==> branch onyx: inputs <==
==> flow/design.v <==
`timescale 1ns/1ns
module adder_1(input[11:0] a ,output[11:0] out);
	wire[11:0] b = 12'b000000000001;
	assign out = a + b;
endmodule
module adder(input[11:0] a , b , output[11:0] out);
	assign out = a + b ;
endmodule
`timescale 1ns/1ns
module alu(input[2:0] fun , input[7:0] a,b ,input cin , output logic[7:0] out , output logic zero,cout);
	always @(fun,a,b,cin)begin
    cout = 1'b0;
    case(fun)
      3'b000 : {cout,out} = a + b ;
      3'b001 : {cout,out} = a + b + cin;
      3'b010 : {cout,out} = a - b;
		  3'b011 : {cout,out} = a - b + cin;
		  3'b100 : out = a & b;
		  3'b101 : out = a | b;
		  3'b110 : out = a ^ b;
		  3'b111 : out = ~(a & b);
    endcase
	end
  assign zero = (out == 8'b0) ? 1 : 0;
endmodule
module controller(input[5:0] code,input ze,c,rst,output reg pop,push,memorywrite,memoryread,writeReg,selRR2,selALU2,selpc,ldz,ldc,selz,selc,output reg [1:0] selWD,selRet,output reg [2:0]ALUfn);
  always @(ze,c,code,rst)begin
    pop <= 1'b0;
    push <= 1'b0;
    memorywrite <= 1'b0;
    memoryread <= 1'b0;
    writeReg<= 1'b0;
    selRR2<= 1'b0;
    selALU2<= 1'b0;
    selRet<= 2'b00;
    selpc<= 1'b0;
    ldz<= 1'b0;
    ldc<= 1'b0;
    selz <= 1'b0;
    selc <= 1'b0;
    selWD<= 2'b00;
    ALUfn <= 3'b000;
    if (~rst)begin
    if (code[5:4] == 2'b00) begin
      ALUfn <= code[3:1];
      ldz <= 1'b1;
      ldc <= 1'b1;
      selALU2 <= 1'b1;
      writeReg <= 1'b1;
    end
    if (code [5:4] == 2'b01) begin
      ALUfn <= code[3:1];
      ldz <= 1'b1;
      ldc <= 1'b1;
      writeReg <= 1'b1;
    end
    if (code[5:3] == 3'b110) begin
      selz <= 1'b1;
      selc <= 1'b1;
      ldz <= 1'b1;
      ldc <= 1'b1;
      selWD <= 2'b10;
      writeReg <= 1'b1;
    end
    if (code[5:3] == 3'b100) begin
      selRR2 <= 1'b1;
      ALUfn <= 3'b000;
      if (code [2:1] == 2'b00) begin
        memoryread <= 1'b1;
        selWD<= 2'b01;
        writeReg <= 1'b1;
      end
      if (code [2:1] == 2'b01)begin
        memorywrite<= 1'b1;
      end
    end
    if (code[5:3] == 3'b101) begin
      case(code[2:1])
        2'b00 : selpc <= ze?1:0;
        2'b01 : selpc <= ze?0:1;
        2'b10 : selpc <= c?1:0;
        2'b11 : selpc <= c?0:1;
      endcase
    end
    if (code[5:2] == 4'b1110)begin
      selRet <= 2'b10;
      selpc <= 1'b1;
      if (code[1] == 1'b1)
        push <= 1'b1;
    end
    if (code[5:0] == 6'b111100) begin
      pop <= 1'b1;
      selRet <=2'b01;
    end
    end
  end
endmodule
`timescale 1ns / 1ns
module signExtender(extend, extended );
	input[7:0] extend;
	output[11:0] extended;
	assign extended[7:0] = extend[7:0];
	assign extended[11:8] = {4{extend[7]}};
endmodule
module ff(input in,ld,clk,rst,output logic out);
  always@(posedge clk,posedge rst) begin
    if(rst)
      out <= 1'b0;
    else if(ld)
      out <= in;
  end
endmodule
`timescale 1ns/1ns
module mux2_12(input[11:0] a , b ,input sel , output[11:0] out);
	assign out = (sel) ? b : a ;
endmodule
module mux2_8(input[7:0] a , b , input sel , output[7:0] out);
	assign out = (sel) ? b : a ;
endmodule
module mux2_3(input[2:0] a , b , input sel , output[2:0] out);
	assign out = (sel) ? b : a ;
endmodule
module mux2_1(input a , b , input sel , output out);
	assign out = (sel) ? b : a ;
endmodule
module mux3(input[7:0] a , b , c,input[1:0] sel,output[7:0] out);
  assign out = (sel == 2'b00)?a:(sel == 2'b01)? b:c;
endmodule
module mux3_12(input[11:0] a , b , c,input[1:0] sel,output[11:0] out);
  assign out = (sel == 2'b00)?a:(sel == 2'b01)? b:c;
endmodule
module pc(input[11:0] in,input clk,rst,output logic[11:0] pc);
  always@(posedge clk,posedge rst)begin
    if (rst)
      pc <= 12'b0;
    else
      pc <= in;
  end
endmodule
module registerFile(input[2:0] RR1,RR2,WR,input[7:0] WD,input W,clk,rst,output logic [7:0] RD1,RD2);
  logic[7:0][7:0] registers;
  assign RD1 = registers[RR1];
  assign RD2 = registers[RR2];
  always @(posedge clk,posedge rst)begin
    if (rst)
      registers <= '0;
    else if (W)
      registers[WR] <= WD;
  end
endmodule
`timescale 1ns/1ns
module shiftReg(input[7:0] Data,input[2:0]sc,input[1:0]fn,output logic[7:0] out,output logic c,z);
  logic [15:0] rotl, rotr;
  assign rotl = {Data, Data} << sc;
  assign rotr = {Data, Data} >> sc;
  always@(*)begin
    c = 1'b0;
    case (fn)
      2'b00 : begin
        out = Data << sc;
        if (sc != 3'd0) c = Data[3'd0 - sc];
      end
      2'b01 : begin
        out = Data >> sc;
        if (sc != 3'd0) c = Data[sc - 3'd1];
      end
      2'b10 : out = rotl[15:8];
      default : out = rotr[7:0];
    endcase
  end
  assign z = out?0:1;
endmodule
module stack(input[11:0] in,input push,pop,clk,rst,output logic[11:0] out);
  logic[7:0][11:0] memory;
  assign out = memory[0];
  always@(posedge clk,posedge rst)begin
    if (rst)
      memory <= '0;
    else begin
      if(pop)begin
        for (int i=1; i<8; i++)begin
          memory[i-1] <= memory[i];
        end
        memory[7] <= 12'b0;
      end
      else if (push)begin
        for (int i=0; i<7; i++)begin
          memory[7-i] <= memory[6-i];
        end
        memory[0] <= in;
      end
    end
  end
endmodule
module datapath(input pop,push,memorywrite,memoryread,writeReg,selRR2,selALU2,selpc,ldz,ldc,selz,selc,input [1:0] selWD,selRet,input  [2:0]ALUfn,input clk,rst, output ze,c,output [5:0] code,
                output [11:0] imem_addr, input [18:0] imem_data, output [7:0] dmem_addr, dmem_wdata, input [7:0] dmem_rdata);
  wire [11:0] pc_1 , ret;
  stack Stack(pc_1,push,pop,clk,rst,ret);
  wire[11:0] f_pc,next_pc;
  wire [18:0] ins;
  mux3_12 pc_ret(f_pc , ret , ins[11:0] , selRet ,next_pc);
  wire[11:0] pc;
  pc PC(next_pc ,clk,rst,pc);
  assign imem_addr = pc;
  assign ins = imem_data;
  wire [11:0]extended;
  signExtender Ex(ins[7:0], extended );
  adder_1 In(pc ,pc_1);
  wire[11:0] apc;
  adder Add(pc_1 , extended , apc);
  mux2_12 pc1_apc(pc_1 , apc , selpc , f_pc);
  wire [2:0] RR2;
  mux2_3 sel_RR2(ins[7:5] , ins[13:11] , selRR2, RR2);
  wire [7:0] Out,RD,ALUOut,WD;
  mux3 sel_WD( ALUOut,RD,Out, selWD,WD);
  wire[7:0] RD1,RD2;
  registerFile RF(ins[10:8],RR2,ins[13:11],WD,writeReg,clk,rst,RD1,RD2);
  wire[7:0] ALU2;
  mux2_8 sel_ALU2(ins[7:0] , RD2, selALU2,ALU2);
  wire zero,carry;
  alu Alu(ALUfn ,RD1,ALU2 ,c ,ALUOut ,zero,carry);
  wire shc,shz;
  shiftReg Shr(RD1,ins[7:5],ins[15:14],Out,shc,shz);
  wire ff1;
  mux2_1 sel_z(zero,shz,selz , ff1);
  ff ff_z(ff1,ldz,clk,rst,ze);
  wire ff2;
  mux2_1 sel_c(carry,shc,selc , ff2);
  ff ff_c(ff2,ldc,clk,rst,c);
  assign dmem_addr = ALUOut;
  assign dmem_wdata = RD2;
  assign RD = dmem_rdata;
  assign code = ins[18:13];
endmodule
`timescale 1ns/1ns
module CPU(input clk,rst,
           output [11:0] imem_addr, input [18:0] imem_data,
           output [7:0] dmem_addr, dmem_wdata, output dmem_we, dmem_re, input [7:0] dmem_rdata);
  wire pop,push,memorywrite,memoryread,writeReg,selRR2,selALU2,selpc,ldz,ldc,selz,selc;
  wire[1:0] selWD,selRet;
  wire[2:0] ALUfn;
  wire ze,c;
  wire[5:0] code;
  datapath dp(pop,push,memorywrite,memoryread,writeReg,selRR2,selALU2,selpc,ldz,ldc,selz,selc,selWD,selRet,ALUfn,clk,rst, ze,c,code,
              imem_addr, imem_data, dmem_addr, dmem_wdata, dmem_rdata);
  controller cl( code, ze,c,rst, pop,push,memorywrite,memoryread,writeReg,selRR2,selALU2,selpc,ldz,ldc,selz,selc,selWD,selRet,ALUfn);
  assign dmem_we = memorywrite;
  assign dmem_re = memoryread;
endmodule
==> flow/run.sh <==
#!/bin/bash
# the make line also repeats each setting of config.mk as NAME=value (left out here)
make -C /OpenROAD-flow-scripts/flow DESIGN_CONFIG=/design/flow/config.mk WORK_HOME=/design/flow/orfs CLKGATE_MAP_FILE= finish
==> flow/config.mk <==
export PLATFORM = sky130hd
export DESIGN_NAME = CPU
export DESIGN_NICKNAME = CPU
export VERILOG_FILES = /design/flow/design.v
export SDC_FILE = /design/flow/constraint.sdc
export NUM_CORES = 4
export LEC_CHECK = 0
export ABC_AREA = 1
export CAP_MARGIN = 20
export CORE_MARGIN = 2
export CORE_UTILIZATION = 69
export CTS_CLUSTER_DIAMETER = 399
export CTS_CLUSTER_SIZE = 100
export PLACE_DENSITY = 0.35
export SLEW_MARGIN = 20
export TNS_END_PERCENT = 10
==> flow/constraint.sdc <==
create_clock -name core_clock -period 4.09 [get_ports {clk}]
set_input_delay 0.8180 -clock core_clock [delete_from_list [all_inputs] [get_ports {clk}]]
set_output_delay 0.8180 -clock core_clock [all_outputs]
set_load 0.01 [all_outputs]
==> branch indigo (differences from branch onyx) <==
==> flow/config.mk (replaced) <==
export PLATFORM = sky130hd
export DESIGN_NAME = CPU
export DESIGN_NICKNAME = CPU
export VERILOG_FILES = /design/flow/design.v
export SDC_FILE = /design/flow/constraint.sdc
export NUM_CORES = 4
export LEC_CHECK = 0
export CAP_MARGIN = 20
export CORE_ASPECT_RATIO = 0.94
export CORE_MARGIN = 6
export CORE_UTILIZATION = 48
export CTS_CLUSTER_DIAMETER = 298
export CTS_CLUSTER_SIZE = 98
export PLACE_DENSITY = 0.39
export SLEW_MARGIN = 20
export TNS_END_PERCENT = 5
==> flow/constraint.sdc (replaced) <==
create_clock -name core_clock -period 7.5 [get_ports {clk}]
set_input_delay 1.5000 -clock core_clock [delete_from_list [all_inputs] [get_ports {clk}]]
set_output_delay 1.5000 -clock core_clock [all_outputs]
set_load 0.01 [all_outputs]
==> results <==
                                                              branch indigo               branch onyx
Run status                                                   finished clean  finished with violations
Reasons for failing layout checks                                         -      negative setup slack
Most frequent CP cell                                sky130_fd_sc_hd__buf_4  sky130_fd_sc_hd__nand2_1
Internal portion of total power                                     3.05 mW                   4.99 mW
Power density relative to cell area                              331 nW/um2                546 nW/um2
Count of unique library cells instantiated by Yosys                      98                        55
Critical path buffers and inverters                                       8                        12
Placeable core region                                            26,100 um2                18,000 um2
Vias/cell                                                              6.14                      6.96
HPWL Detailed                                                       31.1 mm                   31.4 mm
Cell count along the critical path                                       21                        32
Worst-Margin Slew                                                   1.07 ns                   1.14 ns
Logic gate fraction of the total cell area                            52.4%                     46.9%
Met1 capacity usage during global routing                             39.8%                     57.8%
Vias after detailed routing                                          11,800                    15,600
Number of standard cells reported by yosys                            1,404                     1,769
First element of the critical path                             imem_data[5]             imem_data[18]
Final cell utilization of the core                                    59.9%                     90.8%
Vias in the first global route                                       11,200                    14,500
Clock Network Area Fraction                                           3.83%                     3.84%
Top Layer Used                                                         met4                      met5
Worst slack at placement                                          -0.595 ns                  -1.90 ns
Initial drt markers                                                   1,175                     2,776
First-pass DRT Iterations                                                 6                        14
Sequential share of cell area                                         27.9%                     26.7%
Wire length of the first global-routing pass                        65.4 mm                   74.9 mm
Layout buffer count excluding clock buffers                             215                       297
Power is estimated from default activity; no workload was simulated.
